## awstm
module awstm(
        pps,
        tevt,
        evt,
        rst_n,
        clk
    );
make LEC_CHECK=0 ABC_AREA=0 CAP_MARGIN=20 CELL_PAD_IN_SITES_DETAIL_PLACEMENT=2 CELL_PAD_IN_SITES_GLOBAL_PLACEMENT=2 CORE_ASPECT_RATIO=1.42 CORE_MARGIN=10 CORE_UTILIZATION=42 CTS_CLUSTER_SIZE=11 GPL_ROUTABILITY_DRIVEN=0 GPL_TIMING_DRIVEN=0 HOLD_SLACK_MARGIN=0.19 MIN_ROUTING_LAYER=met1 PLACE_DENSITY_LB_ADDON=0.06 SLEW_MARGIN=10 TNS_END_PERCENT=85 finish   # period 2.52 ns
run.sh (not shown) runs the stock make flow with config.mk's settings and CLKGATE_MAP_FILE=.
The first run aborted during 4_1_cts.
Next try:
- ABC_AREA: 0 -> unset
- CELL_PAD_IN_SITES_DETAIL_PLACEMENT: 2 -> unset
- CELL_PAD_IN_SITES_GLOBAL_PLACEMENT: 2 -> unset
- CORE_ASPECT_RATIO: 1.42 -> unset
- CORE_MARGIN: 10 -> 2
- CORE_UTILIZATION: 42 -> 40
- CTS_CLUSTER_SIZE: 11 -> unset
- GPL_ROUTABILITY_DRIVEN: 0 -> unset
- GPL_TIMING_DRIVEN: 0 -> unset
- HOLD_SLACK_MARGIN: 0.19 -> unset
- MIN_ROUTING_LAYER: met1 -> unset
- PLACE_DENSITY: unset -> 0.6
- PLACE_DENSITY_LB_ADDON: 0.06 -> unset
- SLEW_MARGIN: 10 -> 20
- TNS_END_PERCENT: 85 -> unset
- clock period: 2.52 -> 4.27 ns (I/O delays scaled with it)
This time the run passed the timing, design-rule and antenna checks.
Synthesized cell count does not change.
Area after synthesis stays the same.
Die area went down by roughly a tenth.
Next try:
- CORE_UTILIZATION: 40 -> 65
- CTS_CLUSTER_SIZE: unset -> 37
- PLACE_DENSITY: 0.6 -> unset
- clock period: 4.27 -> 5.37 ns (I/O delays scaled with it)
After rerunning: Clock power is lower by about 27%; setup slack gets better by 950 ps; die area came out lower by about 40%; first-iteration DRC count climbs by about 7%; design area is lower by 2.6%; total power fell by about 22%; routed wire length drops by 2.9%; flip-flop count does not change; critical path depth decreases by 2; global-route usage increases by 11 points.
Next try:
- CORE_UTILIZATION: 65 -> 27
- CTS_CLUSTER_SIZE: 37 -> unset
- PLACE_DENSITY: unset -> 0.6
- clock period: 5.37 -> 4.27 ns (I/O delays scaled with it)
First-iteration DRC count rose by about 14%.
Count of clock-buffer cells in the layout rose by 2.
Global-route usage fell by 17 points.
Routed wire length rose by 8.3%.
Die size rose by 140%.
Synthesized cell count stays the same.
Hold slack loses 170 ps.
Via count fell by 0.51%.
Total power rose by about 30%.
Next try:
- ABC_AREA: unset -> 1
- CORE_UTILIZATION: 27 -> 70
- CTS_CLUSTER_DIAMETER: unset -> 229
- HOLD_SLACK_MARGIN: unset -> -0.1
- PLACE_DENSITY: 0.6 -> unset
- clock period: 4.27 -> 2.75 ns (I/O delays scaled with it)
Result: The changed run finished with timing, DRC and antenna clean; sequential share of layout area is lower by 2.8 points; final cell count came out higher by about 20%; clock skew barely changes; total power came out higher by 32%.
Next try:
- ABC_AREA: 1 -> unset
- CORE_UTILIZATION: 70 -> 40
- CTS_CLUSTER_DIAMETER: 229 -> unset
- HOLD_SLACK_MARGIN: -0.1 -> unset
- PLACE_DENSITY: unset -> 0.6
- SETUP_SLACK_MARGIN: unset -> -0.24
- clock period: 2.75 -> 4.27 ns (I/O delays scaled with it)
The changed run finished clean.
Final cell count decreases by about 25%.
Setup slack gains 370 ps.
Via count fell by 33%.

zinc:
awstm again, from the RTL that the note above started with.
clock: 6.0 ns
lec_check: 0
cap_margin: 20
core_margin: 2
core_utilization: 40
cts_cluster_diameter: 217
max_routing_layer: met4
slew_margin: 20
Input changes introduced in maple (baseline for comparison: zinc):
- CORE_UTILIZATION changed from 40 to 66
- MAX_ROUTING_LAYER removed (was met4)
- CTS_CLUSTER_DIAMETER removed (was 217)
- the clock period (ns, I/O delays scaled along) changed from 6.0 to 4.93
==> results <==
Looking at share of the final layout cell area in multi-input gates across zinc and maple, the one that comes out lower is zinc.
Diff maple..zinc | register cell area after layout | unchanged
Arrival time of data at the critical path endpoint delta (maple -> zinc): insignificant
Part of the power in combinational logic in maple is 0.2 points higher than in zinc
Relative to maple, the following input files were edited for pepper:
- CTS_CLUSTER_SIZE now 16, previously not set
- SETUP_SLACK_MARGIN now 0.77, previously not set
- ABC_AREA now 1, previously not set
- CORE_UTILIZATION now 70, was 66
- HOLD_SLACK_MARGIN now -0.1, previously not set
- the clock period (ns, I/O delays scaled along) now 2.86, was 4.93
- maple: done, clean on timing, DRC and antenna
- pepper: it failed during 5_1_grt, and the tool reported GRT-0116.
- Per the comparison of pepper with maple, post-synthesis share of cell area spent on full adders, half adders and majority gates went down 1.3 points, area reported by Yosys stat went up 1700 um^2, number of setup buffers added after CTS went up 125, synthesized area divided by synthesized cell count went down about 25%, synthesized cell count went up 789.
- The lower die span in y of pepper and maple is in maple.
- Chip width: lower on maple
### pepper -> raven
- CORE_UTILIZATION changed from 70 to 69
- SETUP_SLACK_MARGIN removed (was 0.77)
- PLACE_DENSITY newly set to 0.6
- CTS_CLUSTER_DIAMETER newly set to 353
- the clock period (ns, I/O delays scaled along) changed from 2.86 to 2.37
Notes after the runs:
Total placed cells including tap cells, raven vs pepper: up by a little under 10%. Sort raven and pepper by HPWL after detailed placement desc -> top: raven. As the logs show, raven stopped at 5_1_grt after a tool error, so it never reached the end of the flow. Looking at horizontal die size across raven and pepper, the one that comes out lower is pepper. For final weighted congestion in routability-driven placement, raven and pepper come out practically identical. Reported for raven and pepper, adder-cell share of the synthesized area turned out identical to the last digit. Changes observed in raven relative to pepper: count of cells resized by post-cts repair saw a decrease; core utilization before placement saw a decrease; placement-stage worst setup slack saw a decrease. Compared with pepper, raven shows die size that has gone up slightly.
[inputs] willow vs raven
- PLACE_DENSITY no longer set, was 0.6
- CORE_UTILIZATION now 70, was 69
- CTS_CLUSTER_DIAMETER no longer set, was 353
- CTS_CLUSTER_SIZE now 72, was 16
- the clock period (ns, I/O delays scaled along) now 2.86, was 2.37
[summary]
raven → willow: placeable core area -0.62%; die size lower; placed instance count lower.
willow | stages: all done | timing, DRC, antenna: all pass

lane 1:
awstm again, from the RTL that the note above started with.
clock: 2.62 ns
lec_check: 0
abc_area: 1
cap_margin: 20
core_margin: 2
core_utilization: 72
cts_cluster_size: 11
place_density: 0.37
slew_margin: 20
tns_end_percent: 5
Lane 1 had finished all stages when the layout checks came back failing, citing setup timing.
The following lists how lane 2 was set up differently from lane 1:
Settings: a change of CORE_UTILIZATION from 72 to 68; a change of CTS_CLUSTER_SIZE from 11 to 35; a deleted TNS_END_PERCENT that had been 5; a deleted ABC_AREA that had been 1; a deleted PLACE_DENSITY that had been 0.37; a change of the clock period (ns, I/O delays scaled along) from 2.62 to 5.37.
Notes after the runs:
The final layout from lane 2, which completed every stage, passed the timing, design-rule and antenna checks at the end of the flow.
Maximum number of pins on one net before global-route repair went up by more than a quarter going from lane 1 to lane 2.
Via count of the first global-routing pass (lane 2 over lane 1): decrease, 29%
When lane 2 is set beside lane 1, its total die size turns out to be 1300 um2 smaller.
Here is what was changed in the inputs of lane 3 compared with lane 2.
Settings: a change of CTS_CLUSTER_SIZE from 35 to 16; an added CTS_CLUSTER_DIAMETER of 362; a change of CORE_UTILIZATION from 68 to 70; an added ABC_AREA of 1; an added HOLD_SLACK_MARGIN of -0.1; a change of the clock period (ns, I/O delays scaled along) from 5.37 to 2.37.
### Flow results
- Lane 3: it failed with a tool error in 5_1_grt, so there are no final results.
- Lane 3 — gate count of the mapped netlist 789 higher, lane 2 as reference
- Lane 3 vs. lane 2: area of the die saw an increase; area figure in the yosys stat output saw an increase; vertical die size saw an increase.
- Against lane 2 as the reference, lane 3 delivers a lower mux contribution to synthesized area.
- Summary of lane 3 over lane 2: combined area of all synthesized cells has increased, sequential area share after synthesis has decreased.
Changes in lane 4 relative to lane 3:
Settings: CTS_CLUSTER_DIAMETER removed (was 362); CTS_CLUSTER_SIZE removed (was 16); ABC_AREA removed (was 1); the clock period (ns, I/O delays scaled along) changed from 2.37 to 3.2.
### Flow results
- Lane 3 never completed, since it errored out during 5_1_grt.
- Lane 4: all stages done; final checks FAILED (setup timing).
- When lane 4 is measured against lane 3, its multiplexer share of the synthesized area turns out 3.4 points higher.
- Taking lane 3 as the reference, in lane 4 simple-gate share of the synthesized area went down, chip area now smaller, final weighted congestion in routability-driven placement shrank by 8.8%.
- Looking only at tally of unique sky130hd cells used after synthesis, and setting everything else aside, the higher value of lane 3 and lane 4 goes to lane 4.
- For synthesized cell count, dividing the value from lane 3 by the value from lane 4 gives 1.5.
- Per the comparison of lane 4 with lane 3, number of ports placed on the die boundary now sits at about the same level, core box area moved down, mean cell area of the mapped netlist +33%.
- Of lane 3 and lane 4, lane 3 shows the higher post-cts resize count, with lane 4 below it.
- Lane 4 vs lane 3: area after synthesis down by more than 10%
For lane 5, these inputs were changed with respect to lane 4:
Settings: a deleted HOLD_SLACK_MARGIN that had been -0.1; a change of CORE_UTILIZATION from 70 to 40; an added PLACE_DENSITY of 0.6; a change of the clock period (ns, I/O delays scaled along) from 3.2 to 6.0.
==> comparison <==
- Both conditions hold for lane 5: the flow ran to the end and the final layout passed the timing, design-rule and antenna checks.
- Post-synthesis share of cell area spent on and-or and or-and gates came out exactly the same in lane 4 and lane 5.
- Compared with lane 4, lane 5 improves final design area excluding fillers.
- Post-placement worst setup slack | lane 5 above lane 4
- Between lane 4 and lane 5, sequential cell area share is higher for lane 5, lane 4 comes in under that.
- Total of plain and repair buffers excluding clock buffers of lane 5 falls short of that of lane 4 by more than half.
Power figures rest on the tool's default switching activity, not on a simulated workload.
